==> inputs of branch delta <==
// battle_ship
module battle_ship(
      input wire clk,			 
      input wire clr,
      input wire btnU,
      input wire btnD,
      input wire btnR,
      input wire btnL,
      input wire sel,
	    input sw,
      output wire [2:0] red,	 
      output wire [2:0] green,   
      output wire [1:0] blue,	     
      output wire [3:0] an,
      output wire [7:0] seg,
      output wire hsync,		 
      output wire vsync			 
	);
	wire clock_4Hz = clk;
	wire clock_25Mhz = clk;
	wire turn;
	wire phase;
  wire finish;
	wire [27: 0] pships;
	wire [27: 0] cships;
  wire [27: 0] c_curr_guess;
  wire [27: 0] p_curr_guess;
	assign cships = 28'b1000000100010000000000010000;
	wire db_btnR;
	wire db_btnL;
	wire db_btnU;
	wire db_btnD;
	wire db_btnSel;
	wire db_btnRst;
	debouncer db_r(
    .clk (clock_4Hz),
		.rst (clr),
    .btn_in (btnR),
    .btn_out (db_btnR)
	);
	debouncer db_l(
		.clk (clock_4Hz),
		.rst (clr),
		.btn_in (btnL),
		.btn_out (db_btnL)
	);
	debouncer db_u(
		.clk (clock_4Hz),
		.rst (clr),
		.btn_in (btnU),
		.btn_out (db_btnU)
	);
	debouncer db_d(
		.clk (clock_4Hz),
		.rst (clr),
		.btn_in (btnD),
		.btn_out (db_btnD)
	);
	debouncer db_sel(
		.clk (clock_4Hz),
		.rst (clr),
		.btn_in (sel),
		.btn_out (db_btnSel)
	);
	assign db_btnRst = clr;
	wire [27:0] cguess;
	wire [27:0] pguess;
  ...
Settings: LEC_CHECK=0, CAP_MARGIN=25, CELL_PAD_IN_SITES_GLOBAL_PLACEMENT=3, CORE_MARGIN=9, CORE_UTILIZATION=30, CTS_CLUSTER_DIAMETER=149, GPL_ROUTABILITY_DRIVEN=1, MAX_ROUTING_LAYER=met5, PLACE_DENSITY=0.59, SETUP_SLACK_MARGIN=-0.32, SLEW_MARGIN=20, TNS_END_PERCENT=20; clock period 3.63 ns.
run.sh (not shown) runs the stock make flow with config.mk's settings and CLKGATE_MAP_FILE=.
==> branch ember: changes against branch delta <==
CAP_MARGIN = 5   (was 25)
CELL_PAD_IN_SITES_GLOBAL_PLACEMENT = unset   (was 3)
CORE_MARGIN = 2   (was 9)
CORE_UTILIZATION = 72   (was 30)
CTS_CLUSTER_DIAMETER = unset   (was 149)
CTS_CLUSTER_SIZE = 46   (was unset)
GPL_ROUTABILITY_DRIVEN = unset   (was 1)
MAX_ROUTING_LAYER = unset   (was met5)
PLACE_DENSITY = unset   (was 0.59)
SETUP_SLACK_MARGIN = unset   (was -0.32)
TNS_END_PERCENT = unset   (was 20)
==> flow/constraint.sdc (replaced) <==
create_clock -name core_clock -period 6.87 [get_ports {clk}]
set_input_delay 1.3740 -clock core_clock [delete_from_list [all_inputs] [get_ports {clk}]]
set_output_delay 1.3740 -clock core_clock [all_outputs]
set_load 0.01 [all_outputs]
==> branch yarrow: changes against branch delta <==
CAP_MARGIN = 20   (was 25)
CELL_PAD_IN_SITES_GLOBAL_PLACEMENT = unset   (was 3)
CORE_MARGIN = 2   (was 9)
CORE_UTILIZATION = 65   (was 30)
CTS_CLUSTER_DIAMETER = unset   (was 149)
GPL_ROUTABILITY_DRIVEN = unset   (was 1)
MAX_ROUTING_LAYER = unset   (was met5)
PLACE_DENSITY = unset   (was 0.59)
SETUP_SLACK_MARGIN = 1.17   (was -0.32)
TNS_END_PERCENT = unset   (was 20)
==> flow/constraint.sdc (replaced) <==
create_clock -name core_clock -period 4.49 [get_ports {clk}]
set_input_delay 0.8980 -clock core_clock [delete_from_list [all_inputs] [get_ports {clk}]]
set_output_delay 0.8980 -clock core_clock [all_outputs]
set_load 0.01 [all_outputs]
==> out/metrics.csv <==
stage,metric,value,unit
power_and_ir_drop,Seq pwr share,0.393,
timing,final period utilization,1.03,
clocking,cts bufs inserted,29,
global_routing,GR Util met2,0.380,
die,die area,54300,um2
finish,clock buffers,39,
finish,Non-CTS buffers,337,
finish,clock network area share,0.0548,
hold_path,hold endpoint,cguesses.sing_guess[1],
run_status,status,"complete, but fails checks",
timing,Final setup viols,6,
run_status,SO Faults,negative setup slack,
timing,Final WS setup,-95.3,ps
(the above is from branch delta)
==> out/metrics.csv <==
stage,metric,value,unit
die,die area,22500,um2
run_status,status,"complete, but fails checks",
timing,final period utilization,0.877,
finish,Non-CTS buffers,191,
power_and_ir_drop,Seq pwr share,0.388,
timing,Final WS setup,552,ps
run_status,SO Faults,"max-capacitance violations, max-slew violations",
finish,clock network area share,0.0473,
job,max-cap violation count,1,
timing,final slew viol count,7,
hold_path,hold endpoint,cguesses.sing_guess[23],
finish,clock buffers,35,
clocking,cts bufs inserted,25,
timing,Final setup viols,0,
(the above is from branch yarrow)
==> out/metrics.csv <==
stage,metric,value,unit
timing,final period utilization,0.726,
hold_path,hold endpoint,db_u.dff2.Q,
clocking,cts bufs inserted,23,
power_and_ir_drop,Seq pwr share,0.458,
finish,clock buffers,35,
run_status,status,timing/DRC/antenna clean,
timing,Final setup viols,0,
global_routing,GR Util met2,0.722,
worst_setup_path,Critical path origin,mySelections.seg[4],
finish,clock network area share,0.0514,
die,die area,20400,um2
(the above is from branch ember)

* * *

==> run a: inputs <==
battle_ship again, from the RTL that the note above started with.
export LEC_CHECK = 0
export CAP_MARGIN = 0
export CELL_PAD_IN_SITES_DETAIL_PLACEMENT = 1
export CELL_PAD_IN_SITES_GLOBAL_PLACEMENT = 0
export CORE_ASPECT_RATIO = 0.64
export CORE_MARGIN = 10
export CORE_UTILIZATION = 51
export CTS_CLUSTER_SIZE = 91
export GPL_ROUTABILITY_DRIVEN = 0
export MAX_ROUTING_LAYER = met5
export PLACE_DENSITY_LB_ADDON = 0.18
export SLEW_MARGIN = 20
export TNS_END_PERCENT = 75
create_clock -name core_clock -period 10.0 [get_ports {clk}]
==> run b (differences from run a) <==
CELL_PAD_IN_SITES_DETAIL_PLACEMENT = unset   (was 1)
CELL_PAD_IN_SITES_GLOBAL_PLACEMENT = unset   (was 0)
CORE_MARGIN = 9   (was 10)
CORE_UTILIZATION = 19   (was 51)
MAX_ROUTING_LAYER = met4   (was met5)
PLACE_DENSITY_LB_ADDON = unset   (was 0.18)
==> run c (differences from run a) <==
CAP_MARGIN = 20   (was 0)
CELL_PAD_IN_SITES_DETAIL_PLACEMENT = unset   (was 1)
CELL_PAD_IN_SITES_GLOBAL_PLACEMENT = unset   (was 0)
CORE_ASPECT_RATIO = unset   (was 0.64)
CORE_MARGIN = 2   (was 10)
CORE_UTILIZATION = 27   (was 51)
CTS_CLUSTER_SIZE = unset   (was 91)
GPL_ROUTABILITY_DRIVEN = unset   (was 0)
MAX_ROUTING_LAYER = unset   (was met5)
PLACE_DENSITY_LB_ADDON = unset   (was 0.18)
TNS_END_PERCENT = unset   (was 75)
==> flow/constraint.sdc (replaced) <==
create_clock -name core_clock -period 4.75 [get_ports {clk}]
set_input_delay 0.9500 -clock core_clock [delete_from_list [all_inputs] [get_ports {clk}]]
set_output_delay 0.9500 -clock core_clock [all_outputs]
set_load 0.01 [all_outputs]
==> comparison <==
- Sequential power is about the same in run b and run a.
- In run c the die size is higher than in run a, by about 55%.
- In non-clock buffer count, run a and run b do not differ.
- In clock skew, run c and run a hardly differ.
- Between run b and run c, the lower worst hold slack is in run c (gap 0.026 ns).
==> figures <==
metric	run a	run b	run c
Run status	timing/DRC/antenna clean	timing/DRC/antenna clean	timing/DRC/antenna clean
Clock group	1010 uW	981 uW	1990 uW
Vias after detailed routing	15200	14300	14400
Switching fraction of total power	29.3%	28.6%	29.0%
Min cycle time layout	4.95 ns	4.62 ns	4.24 ns
Chip width	226 um	356 um	231 um
HPWL Detailed	39.6 mm	37.5 mm	40.0 mm
Depth of the worst register-to-register path	19	17	17
Multi-input gate share of total cell area	56.2%	53.6%	54.0%
Finished layout cell area	15000 sq um	15700 sq um	15600 sq um
Post-layout power	2320 uW	2280 uW	4730 uW
TritonCTS Buffers	24	23	27

* * *

==> run G <==
Starting RTL as in the previous note.
// battle_ship
module battle_ship(
      input wire clk,			 
      input wire clr,
      input wire btnU,
      input wire btnD,
      input wire btnR,
      input wire btnL,
      input wire sel,
	    input sw,
      output wire [2:0] red,	 
      output wire [2:0] green,   
      output wire [1:0] blue,	     
      output wire [3:0] an,
      output wire [7:0] seg,
      output wire hsync,		 
      output wire vsync			 
	);
	wire clock_4Hz = clk;
	wire clock_25Mhz = clk;
	wire turn;
	wire phase;
  wire finish;
	wire [27: 0] pships;
	wire [27: 0] cships;
  wire [27: 0] c_curr_guess;
  wire [27: 0] p_curr_guess;
	assign cships = 28'b1000000100010000000000010000;
	wire db_btnR;
	wire db_btnL;
	wire db_btnU;
	wire db_btnD;
	wire db_btnSel;
	wire db_btnRst;
	debouncer db_r(
    .clk (clock_4Hz),
		.rst (clr),
    .btn_in (btnR),
    .btn_out (db_btnR)
	);
	debouncer db_l(
		.clk (clock_4Hz),
		.rst (clr),
		.btn_in (btnL),
		.btn_out (db_btnL)
	);
	debouncer db_u(
		.clk (clock_4Hz),
		.rst (clr),
		.btn_in (btnU),
		.btn_out (db_btnU)
	);
	debouncer db_d(
		.clk (clock_4Hz),
		.rst (clr),
		.btn_in (btnD),
		.btn_out (db_btnD)
	);
	debouncer db_sel(
		.clk (clock_4Hz),
		.rst (clr),
		.btn_in (sel),
		.btn_out (db_btnSel)
	);
	assign db_btnRst = clr;
	wire [27:0] cguess;
	wire [27:0] pguess;
	vga640x480 myDisplay(
		.clk(clock_25Mhz),
		.rst(clr),
		.phase(phase),
    .finish (finish),
		.cships(cships),
		.pships(pships),
		.hsync(hsync),
		.vsync(vsync),
		.cguess(cguess),
		.pguess(pguess),
		.red(red),
		.green(green),
		.blue(blue)
	);
  ...
clock: 3.32 ns
lec_check: 0
abc_area: 1
cap_margin: 20
core_margin: 2
core_utilization: 68
setup_slack_margin: 0.9
slew_margin: 20
==> run F: changes against run G <==
--- a/flow/config.mk
+++ b/flow/config.mk
@@ -8,6 +8,6 @@
 export ABC_AREA = 1
 export CAP_MARGIN = 20
 export CORE_MARGIN = 2
-export CORE_UTILIZATION = 68
-export SETUP_SLACK_MARGIN = 0.9
+export CORE_UTILIZATION = 72
 export SLEW_MARGIN = 20
+export TNS_END_PERCENT = 15
==> flow/constraint.sdc (replaced) <==
create_clock -name core_clock -period 13.4 [get_ports {clk}]
set_input_delay 2.6800 -clock core_clock [delete_from_list [all_inputs] [get_ports {clk}]]
set_output_delay 2.6800 -clock core_clock [all_outputs]
set_load 0.01 [all_outputs]
==> qor summary <==
item	run F	run G
Share of synthesized area spent on multiplexers	0%	0%
Placeable core area	0.0188 mm²	0.0201 mm²
Yosys warning tally	7	7
Xor and xnor fraction of the mapped netlist area	1.71%	1.71%
Run status	complete, no violations	stopped before the end
Failing step	-	4_1_cts
Instance area at placement	0.0143 mm²	0.0180 mm²
Ys flop type	sky130_fd_sc_hd__dfxtp_1	sky130_fd_sc_hd__dfxtp_1
Vertical extent of the die	143 µm	147 µm
Cell count after synthesis	2191	2191
Share of synthesized cell area in and-or and or-and compound cells	17.4%	17.4%
Number of cells in the yosys synthesis report	2191	2191
Number of placement rows	50	52
Routability-driven placement congestion ratio	1.02	1.10
Mapped cell area	0.0139 mm²	0.0139 mm²
Dpl ws	7.65 ns	-1.66 ns
Horiz. Die Dim	143 µm	147 µm
Seq share, synth	34.2%	34.2%
Most common cell in the netlist	sky130_fd_sc_hd__nand2_1	sky130_fd_sc_hd__nand2_1
Chip footprint	0.0204 mm²	0.0215 mm²
Instance count after placement with tap cells included	2428	2898
Placed wire-length estimate	31600 µm	39600 µm
Initial cell density of the core	73.6%	69.0%
Asr flop ratio synth	0%	0%

* * *

==> inputs of trial 60 <==
Starting RTL as in the previous note.
==> flow/config.mk <==
export PLATFORM = sky130hd
export DESIGN_NAME = battle_ship
export DESIGN_NICKNAME = battle_ship
export VERILOG_FILES = /design/flow/design.v
export SDC_FILE = /design/flow/constraint.sdc
export NUM_CORES = 4
export LEC_CHECK = 0
export ABC_AREA = 1
export CAP_MARGIN = 20
export CORE_MARGIN = 2
export CORE_UTILIZATION = 68
export SETUP_SLACK_MARGIN = 0.82
export SLEW_MARGIN = 20
==> flow/constraint.sdc <==
create_clock -name core_clock -period 3.16 [get_ports {clk}]
set_input_delay 0.6320 -clock core_clock [delete_from_list [all_inputs] [get_ports {clk}]]
set_output_delay 0.6320 -clock core_clock [all_outputs]
set_load 0.01 [all_outputs]
==> trial 50 (differences from trial 60) <==
- ABC_AREA: 1 -> default
- CORE_UTILIZATION: 68 -> 40
- SETUP_SLACK_MARGIN: 0.82 -> default
==> flow/constraint.sdc (replaced) <==
create_clock -name core_clock -period 10.0 [get_ports {clk}]
set_input_delay 2.0000 -clock core_clock [delete_from_list [all_inputs] [get_ports {clk}]]
set_output_delay 2.0000 -clock core_clock [all_outputs]
set_load 0.01 [all_outputs]
==> build 10 (differences from trial 60) <==
- CORE_UTILIZATION: 68 -> 72
- PLACE_DENSITY: default -> 0.42
- SETUP_SLACK_MARGIN: 0.82 -> default
- TNS_END_PERCENT: default -> 15
==> flow/constraint.sdc (replaced) <==
create_clock -name core_clock -period 11.4 [get_ports {clk}]
set_input_delay 2.2800 -clock core_clock [delete_from_list [all_inputs] [get_ports {clk}]]
set_output_delay 2.2800 -clock core_clock [all_outputs]
set_load 0.01 [all_outputs]
==> results.toml <==
# physical design summary
[logic_synthesis]
synth_xor_xnor_area_share = 0.0240
ys_sh_simple = 0.283
ys_sh_aoi = 0.258
fa_ha_area_frac = 0.0357
most_common_cell = "nor2_1"
avgSynthCellArea_um2 = 7.51

[run_status]
outcome = "timing/DRC/antenna clean"

[floorplanning]
fp-utilization = 0.404
die-height_um = 190

[placement]
hpwlAfterDp_um = 36600
Source of the figures above: trial 50

==> results.toml <==
# physical design summary
[floorplanning]
fp-utilization = 0.736
die-height_um = 143

[global_route]
busiest_layer = "met2"

[logic_synthesis]
ys_sh_simple = 0.302
synth_xor_xnor_area_share = 0.0171
synthArstFlopShare = 0
avgSynthCellArea_um2 = 6.33
most_common_cell = "nand2_1"
fa_ha_area_frac = 0.0357

[placement]
hpwlAfterDp_um = 31000

[pwr]
pwr-share-comb = 0.120

[run_status]
outcome = "timing/DRC/antenna clean"

[clocking]
htree_levels = 1
Source of the figures above: build 10

==> results.toml <==
# physical design summary
[floorplanning]
fp-utilization = 0.690
die_w_um = 147

[logic_synthesis]
fa_ha_area_frac = 0.0357
avgSynthCellArea_um2 = 6.33
syn-cell-area_um2 = 13900
most_common_cell = "nand2_1"
ys_sh_aoi = 0.174
ys_sh_simple = 0.302
ys_cells = 2191
synth_xor_xnor_area_share = 0.0171
ys_chip_area_um2 = 13900
synthTopLogicFamily = "simple AND/OR/NAND/NOR gates"

[placement]
hpwlAfterDp_um = 39800
pre_cts_ws_ns = -1.76

[run_status]
stop_stage = "4_1_cts"
stop_error = "[ERROR DPL-0038] Utilization greater than 100%, impossible to legalize"
outcome = "aborted with a tool error"
Source of the figures above: trial 60


* * *

==> exp/raven: inputs <==
battle_ship again, from the RTL that the note above started with.
clock: 4.84 ns
lec_check: 0
abc_area: 0
cap_margin: 5
core_aspect_ratio: 1.85
core_margin: 2
core_utilization: 25
cts_cluster_size: 58
gpl_routability_driven: 0
gpl_timing_driven: 1
hold_slack_margin: -0.01
max_routing_layer: met4
place_density_lb_addon: 0.3
slew_margin: 20
tns_end_percent: 70
==> inputs of exp/xenon, as changes to exp/raven <==
Settings changed: ABC_AREA 0 to not set, CAP_MARGIN 5 to 20, CORE_ASPECT_RATIO 1.85 to not set, CORE_UTILIZATION 25 to 63, CTS_CLUSTER_SIZE 58 to not set, GPL_ROUTABILITY_DRIVEN 0 to not set, GPL_TIMING_DRIVEN 1 to not set, HOLD_SLACK_MARGIN -0.01 to not set, MAX_ROUTING_LAYER met4 to not set, PLACE_DENSITY_LB_ADDON 0.3 to not set, TNS_END_PERCENT 70 to not set.
==> flow/constraint.sdc (replaced) <==
create_clock -name core_clock -period 3.97 [get_ports {clk}]
set_input_delay 0.7940 -clock core_clock [delete_from_list [all_inputs] [get_ports {clk}]]
set_output_delay 0.7940 -clock core_clock [all_outputs]
set_load 0.01 [all_outputs]
==> inputs of exp/tundra, as changes to exp/raven <==
Settings changed: ABC_AREA 0 to not set, CAP_MARGIN 5 to 20, CORE_ASPECT_RATIO 1.85 to not set, CORE_UTILIZATION 25 to 72, CTS_CLUSTER_SIZE 58 to not set, GPL_ROUTABILITY_DRIVEN 0 to not set, GPL_TIMING_DRIVEN 1 to not set, HOLD_SLACK_MARGIN -0.01 to not set, MAX_ROUTING_LAYER met4 to not set, PLACE_DENSITY_LB_ADDON 0.3 to not set, SETUP_SLACK_MARGIN set to -0.22, TNS_END_PERCENT 70 to not set.
==> flow/constraint.sdc (replaced) <==
create_clock -name core_clock -period 3.58 [get_ports {clk}]
set_input_delay 0.7160 -clock core_clock [delete_from_list [all_inputs] [get_ports {clk}]]
set_output_delay 0.7160 -clock core_clock [all_outputs]
set_load 0.01 [all_outputs]
==> inputs of exp/nickel, as changes to exp/raven <==
Settings changed: ABC_AREA 0 to not set, CAP_MARGIN 5 to 20, CORE_ASPECT_RATIO 1.85 to not set, CORE_UTILIZATION 25 to 40, CTS_CLUSTER_SIZE 58 to not set, GPL_ROUTABILITY_DRIVEN 0 to not set, GPL_TIMING_DRIVEN 1 to not set, HOLD_SLACK_MARGIN -0.01 to not set, MAX_ROUTING_LAYER met4 to not set, PLACE_DENSITY_LB_ADDON 0.3 to not set, TNS_END_PERCENT 70 to not set.
==> flow/constraint.sdc (replaced) <==
create_clock -name core_clock -period 3.92 [get_ports {clk}]
set_input_delay 0.7840 -clock core_clock [delete_from_list [all_inputs] [get_ports {clk}]]
set_output_delay 0.7840 -clock core_clock [all_outputs]
set_load 0.01 [all_outputs]
==> comparison <==
exp/xenon went through all stages and came out clean. exp/tundra finished with negative setup slack left. exp/raven ran to the end with no violations. exp/nickel finished clean.
Of exp/nickel and exp/tundra, exp/nickel has the higher register-to-register slack (gap 600 ps).
The lowest hold slack belongs to exp/xenon, the highest to exp/tundra.
Of exp/nickel and exp/xenon, exp/xenon has the higher critical path depth (gap 3).
Against exp/xenon, the total power of exp/tundra is larger by 19%.
The lowest clock power belongs to exp/raven, the highest to exp/tundra.
Between exp/xenon and exp/raven, the lower global-route usage is in exp/raven (gap 21 points).
Clock-buffer cell count, highest first: exp/nickel, exp/xenon, exp/tundra, exp/raven.
Against exp/nickel, the via count of exp/xenon is higher by 2.9%.
Sequential cell count is the same in exp/raven and exp/xenon.
Non-clock buffer count: exp/raven < exp/xenon < exp/nickel < exp/tundra.
In exp/raven the first-iteration DRC count is smaller than in exp/nickel, by 5.6%.
==> figures <==
metric                                                                                    exp/tundra                               exp/raven                               exp/xenon                   exp/nickel
Wire length on met3                                                                          8.49 mm                                 3.38 mm                                 5.61 mm                      3.83 mm
Post-CTS sizing                                                                                    0                                       0                                       1                            0
Clock Pin Slew Worst Setup and Hold Paths                                                      70 ps                                   70 ps                                   70 ps                        60 ps
Cell count of the worst reg-to-reg path                                                           17                                      18                                      17                           14
Net Sw Power                                                                                 1.93 mW                                 1.33 mW                                 1.57 mW                      1.67 mW
Fraction of power consumed by sequential logic                                                 40.6%                                   44.9%                                   43.4%                        42.3%
Combined flip-flop and latch cell area                                                  0.00475 mm^2                            0.00475 mm^2                            0.00475 mm^2                 0.00475 mm^2
Final period util                                                                               114%                                   90.6%                                   96.1%                        97.5%
RSZ-0062 raised after global routing                                                             yes                                      no                                       -                            -
Final-report setup violation count                                                                11                                       0                                       0                            0
TritonCTS buffer count                                                                            24                                      23                                      24                           27
Number of tap instances                                                                          260                                     714                                     280                          455
Max incr delay on CP                                                                          410 ps                                  490 ps                                  460 ps                       530 ps
Reg2reg end                                                   confirm_select.pships[27]$_SDFFE_PP0P_  confirm_select.pships[27]$_SDFFE_PP0P_  confirm_select.pships[26]$_SDFFE_PP0P_  myDisplay.red[1]$_SDFF_PP0_
Endpoint with the worst hold slack                                            db_u.dff2.Q$_SDFF_PP0_     cguesses.sing_guess[6]$_SDFFE_PP0P_                  db_u.dff2.Q$_SDFF_PP0_       db_u.dff2.Q$_SDFF_PP0_
Core Footprint                                                                           0.0188 mm^2                             0.0549 mm^2                             0.0218 mm^2                  0.0344 mm^2
Number of core rows                                                                               50                                     117                                      54                           68
Worst slack, placed                                                                          -179 ps                                  544 ps                                 16.7 ps                      82.8 ps
Required time of the critical path                                                           4040 ps                                 5300 ps                                 4440 ps                      4350 ps
Final clock-cell share                                                                         5.19%                                   4.86%                                   5.07%                        5.36%
Met2 track demand over resource                                                                78.6%                                   35.7%                                   64.2%                        44.2%
Status                                                                      finished with violations                timing/DRC/antenna clean                timing/DRC/antenna clean     timing/DRC/antenna clean
Violated checks                                                                 negative setup slack                                       -                                       -                            -
Maximum number of pins on one net before global-route repair                                      77                                      78                                      98                           89
No activity file was given, so power comes from the tool's default toggle rates.
